run A:
## axi_stream_insert_header
module axi_stream_insert_header #(
    parameter DATA_WD = 32,
    parameter DATA_BYTE_WD = DATA_WD / 8,
    parameter BYTE_CNT_WD = $clog2(DATA_BYTE_WD)
) (
    input clk,
    input rst_n,
    input valid_in,
    input [DATA_WD-1 : 0] data_in,
    input [DATA_BYTE_WD-1 : 0] keep_in,
    input last_in,
    output ready_in,
    output valid_out,
    output [DATA_WD-1 : 0] data_out,
    output [DATA_BYTE_WD-1 : 0] keep_out,
    output last_out,
    input ready_out,
    input valid_insert,
    input [DATA_WD-1 : 0] header_insert,
    input [DATA_BYTE_WD-1 : 0] keep_insert,
    input [BYTE_CNT_WD : 0] byte_insert_cnt,
    output ready_insert
);
make LEC_CHECK=0 CAP_MARGIN=20 CELL_PAD_IN_SITES_DETAIL_PLACEMENT=1 CORE_MARGIN=2 CORE_UTILIZATION=40 HOLD_SLACK_MARGIN=0.12 MAX_ROUTING_LAYER=met4 SLEW_MARGIN=20 finish   # period 5.5 ns
run.sh (not shown) runs the stock make flow with config.mk's settings and CLKGATE_MAP_FILE=.
The flow did not stop early for run A: all stages ran, and the layout cleared the timing, design-rule and antenna checks.
> inputs changed (run A -> run B)
Settings: an added CTS_CLUSTER_SIZE of 32; an added SETUP_SLACK_MARGIN of -0.2; an added GPL_ROUTABILITY_DRIVEN of 0; an added CTS_CLUSTER_DIAMETER of 376; an added PLACE_DENSITY_LB_ADDON of 0.27; a change of MAX_ROUTING_LAYER from met4 to met5; an added ABC_AREA of 1; an added TNS_END_PERCENT of 10; a change of CAP_MARGIN from 20 to 5; an added GPL_TIMING_DRIVEN of 1; a change of SLEW_MARGIN from 20 to 5; an added CELL_PAD_IN_SITES_GLOBAL_PLACEMENT of 3.
[summary]
The site row count reported for run B is greater than that of run A by about 5%.
Run B against run A: synthesized area per cell -21%; post-synthesis net count moved up.
For run B, the flow was terminated by a tool error in 3_3_place_gp and produced no final design.
Run B — instance count of the mapped netlist 461 higher, run A as reference
Inputs modified between run B and run C:
Settings: removing ABC_AREA (formerly 1); removing HOLD_SLACK_MARGIN (formerly 0.12); removing TNS_END_PERCENT (formerly 10); removing CTS_CLUSTER_SIZE (formerly 32); removing CTS_CLUSTER_DIAMETER (formerly 376); removing CELL_PAD_IN_SITES_DETAIL_PLACEMENT (formerly 1); removing GPL_ROUTABILITY_DRIVEN (formerly 0); changing CAP_MARGIN from 5 to 20; removing PLACE_DENSITY_LB_ADDON (formerly 0.27); removing MAX_ROUTING_LAYER (formerly met5); removing SETUP_SLACK_MARGIN (formerly -0.2); removing GPL_TIMING_DRIVEN (formerly 1); setting PLACE_DENSITY to 0.6 for the first time; removing CELL_PAD_IN_SITES_GLOBAL_PLACEMENT (formerly 3); changing SLEW_MARGIN from 5 to 20.
## What came out
Run B is listed as incomplete: the tool reported an error in 3_3_place_gp and the run ended there.
Run C finished every step from synthesis to the final layout, and the layout passed the timing, design-rule and antenna checks.
Looking at adder-cell area share of the yosys netlist, run C sits 0.17 points above run B.
Synthesized cell count went down by more than a quarter going from run B to run C.
Post-synthesis chip area from yosys of run C falls short of that of run B by a little under 10%.
[inputs] run D vs run C
Settings: setting CELL_PAD_IN_SITES_GLOBAL_PLACEMENT to 1 for the first time; changing CAP_MARGIN from 20 to 5; setting CTS_CLUSTER_DIAMETER to 376 for the first time; setting MAX_ROUTING_LAYER to met4 for the first time; setting CELL_PAD_IN_SITES_DETAIL_PLACEMENT to 1 for the first time; setting HOLD_SLACK_MARGIN to 0.12 for the first time; removing PLACE_DENSITY (formerly 0.6).
==> comparison <==
- Compared with run C, in run D portion of total power attributed to combinational logic up 1.4 points; worst setup slack down 0.023 ns.
- Library cell contributing the largest single delay on the critical path: clkdlybuf4s50_1 -> run C, dfrtp_1 -> run D
- Delta (run D minus run C): average detailed-routed wire length per instance moved up; via count of the routed design moved up; first-pass GRT wire length moved up; fraction of synthesized cell area in xor and xnor cells level.
- Run C consumes less power than run D.
- Comparing clock distribution area overhead in the final layout for run D and run C, the bigger number came from run C.
- Diff run D..run C | sequential power | negligible
- Compared with run C, run D shows area added between synthesis and finish lower by 0.48 points.
Setup changes, run D to run E
Settings: SLEW_MARGIN now 40, was 20; PLACE_DENSITY_LB_ADDON now 0.05, previously not set; GPL_TIMING_DRIVEN now 0, previously not set; GPL_ROUTABILITY_DRIVEN now 0, previously not set; TNS_END_PERCENT now 10, previously not set.
[summary]
Looking at area added between synthesis and finish, run E sits 2.4 points above run D.
Depth of the most critical reg-to-reg path, run D and run E: smaller value in run D
Relative to run D, run E degrades total power draw.
Utilization run D -> run E: up
The number of cells in the yosys synthesis report was comparable across run D and run E.
Summary of run E over run D: wire length per cell after detailed routing climbed 12%; final cell count increased by 78 relative to the old numbers.
Modified inputs, run F compared to run E
Settings: CTS_CLUSTER_SIZE now 100, previously not set; PLACE_DENSITY_LB_ADDON no longer set, was 0.05; GPL_TIMING_DRIVEN no longer set, was 0; PLACE_DENSITY now 0.52, previously not set; CELL_PAD_IN_SITES_GLOBAL_PLACEMENT no longer set, was 1; GPL_ROUTABILITY_DRIVEN no longer set, was 0; CELL_PAD_IN_SITES_DETAIL_PLACEMENT no longer set, was 1; SLEW_MARGIN now 20, was 40; CAP_MARGIN now 20, was 5; CORE_ASPECT_RATIO now 0.5, previously not set; CORE_UTILIZATION now 51, was 40; HOLD_SLACK_MARGIN no longer set, was 0.12; CTS_CLUSTER_DIAMETER now 338, was 376; MAX_ROUTING_LAYER no longer set, was met4; TNS_END_PERCENT now 20, was 10.
==> results <==
Sequential cell fraction of total power: higher on run F
Synthesis-to-finish area growth was lower in run F than in run E.
Run F — maximum fanout encountered on the critical timing path 3 lower, run E as reference
Relative to run E, peak ir drop on the vdd network increased by 0.17 mV in run F.
Changes observed in run F relative to run E: initial antenna violation count higher, final area lower, first-pass GRT wire length lower.


P:
axi_stream_insert_header again, from the RTL that the note above started with.
==> flow/config.mk <==
export PLATFORM = sky130hd
export DESIGN_NAME = axi_stream_insert_header
export DESIGN_NICKNAME = axi_stream_insert_header
export VERILOG_FILES = /design/flow/design.v
export SDC_FILE = /design/flow/constraint.sdc
export NUM_CORES = 4
export LEC_CHECK = 0
export CAP_MARGIN = 20
export CORE_ASPECT_RATIO = 0.5
export CORE_MARGIN = 2
export CORE_UTILIZATION = 25
export CTS_CLUSTER_DIAMETER = 338
export CTS_CLUSTER_SIZE = 100
export PLACE_DENSITY = 0.89
export SLEW_MARGIN = 20
export TNS_END_PERCENT = 20
==> flow/constraint.sdc <==
create_clock -name core_clock -period 5.5 [get_ports {clk}]
set_input_delay 1.1000 -clock core_clock [delete_from_list [all_inputs] [get_ports {clk}]]
set_output_delay 1.1000 -clock core_clock [all_outputs]
set_load 0.01 [all_outputs]
Changes in Q relative to P:
Settings: clearing CORE_ASPECT_RATIO, which used to be 0.5; swapping 0.89 for 0.6 in PLACE_DENSITY; clearing CTS_CLUSTER_DIAMETER, which used to be 338; clearing TNS_END_PERCENT, which used to be 20; clearing CTS_CLUSTER_SIZE, which used to be 100; swapping 25 for 66 in CORE_UTILIZATION; swapping 5.5 for 4.29 in the clock period (ns, I/O delays scaled along).
==> comparison <==
Looking at largest net degree at the start of global routing, Q sits 17 below P. On Q: sequential power is about 25% higher than what P gave. From P to Q the numbers moved as follows: sequential share of layout area now larger; number of tap cells added at floorplan now smaller; combinational share of cell area now larger; met1 wire length now larger; combinational group share of total power now larger.
Setup changes, Q to R
Settings: CORE_UTILIZATION now 17, was 66; the clock period (ns, I/O delays scaled along) now 5.09, was 4.29.
Notes after the runs:
All of Q and R finish clean. Q → R: peak supply drop now sits lower; design area saw an increase; overall power after layout fell by about 16%; net count after synthesis was more or less identical; overall via count from detail_route saw a decrease. Relative to Q, the sum of routed wire segments on met1 measured on R has increased by more than a quarter. In R the data arrival at the endpoint of the critical path turned out 580 ps higher than in Q. R vs Q — worst hold slack rose 15 ps. For first-pass GRT wire length, dividing the value from Q by the value from R gives 0.854. On part of the power in the clock network, Q and R are neck and neck.
Setup changes, R to S
Settings: CORE_UTILIZATION changed from 17 to 40; the clock period (ns, I/O delays scaled along) changed from 5.09 to 7.44.
Results
In summary, S completed successfully, with a layout that passed the timing, design-rule and antenna checks.
The net switching power figure number comes out lower for S vs R.
Comparing met2 global-route usage for S and R, the smaller number came from R.
S against R: final core utilization increased 27 points, die size decreased 57%, final wirelength decreased 12%, global-route usage over all layers increased 13 points.
Re routed length on met3: S and R aren't equal, and the higher value belongs to S.
Relative to R, number of core rows has gone down in S.
Of S and R, it is S that has the lower logic depth of the worst path, buffers included.
Compared with R, S shows final cell count that has gone down by more than 10%.
No activity file was given, so power comes from the tool's default toggle rates.
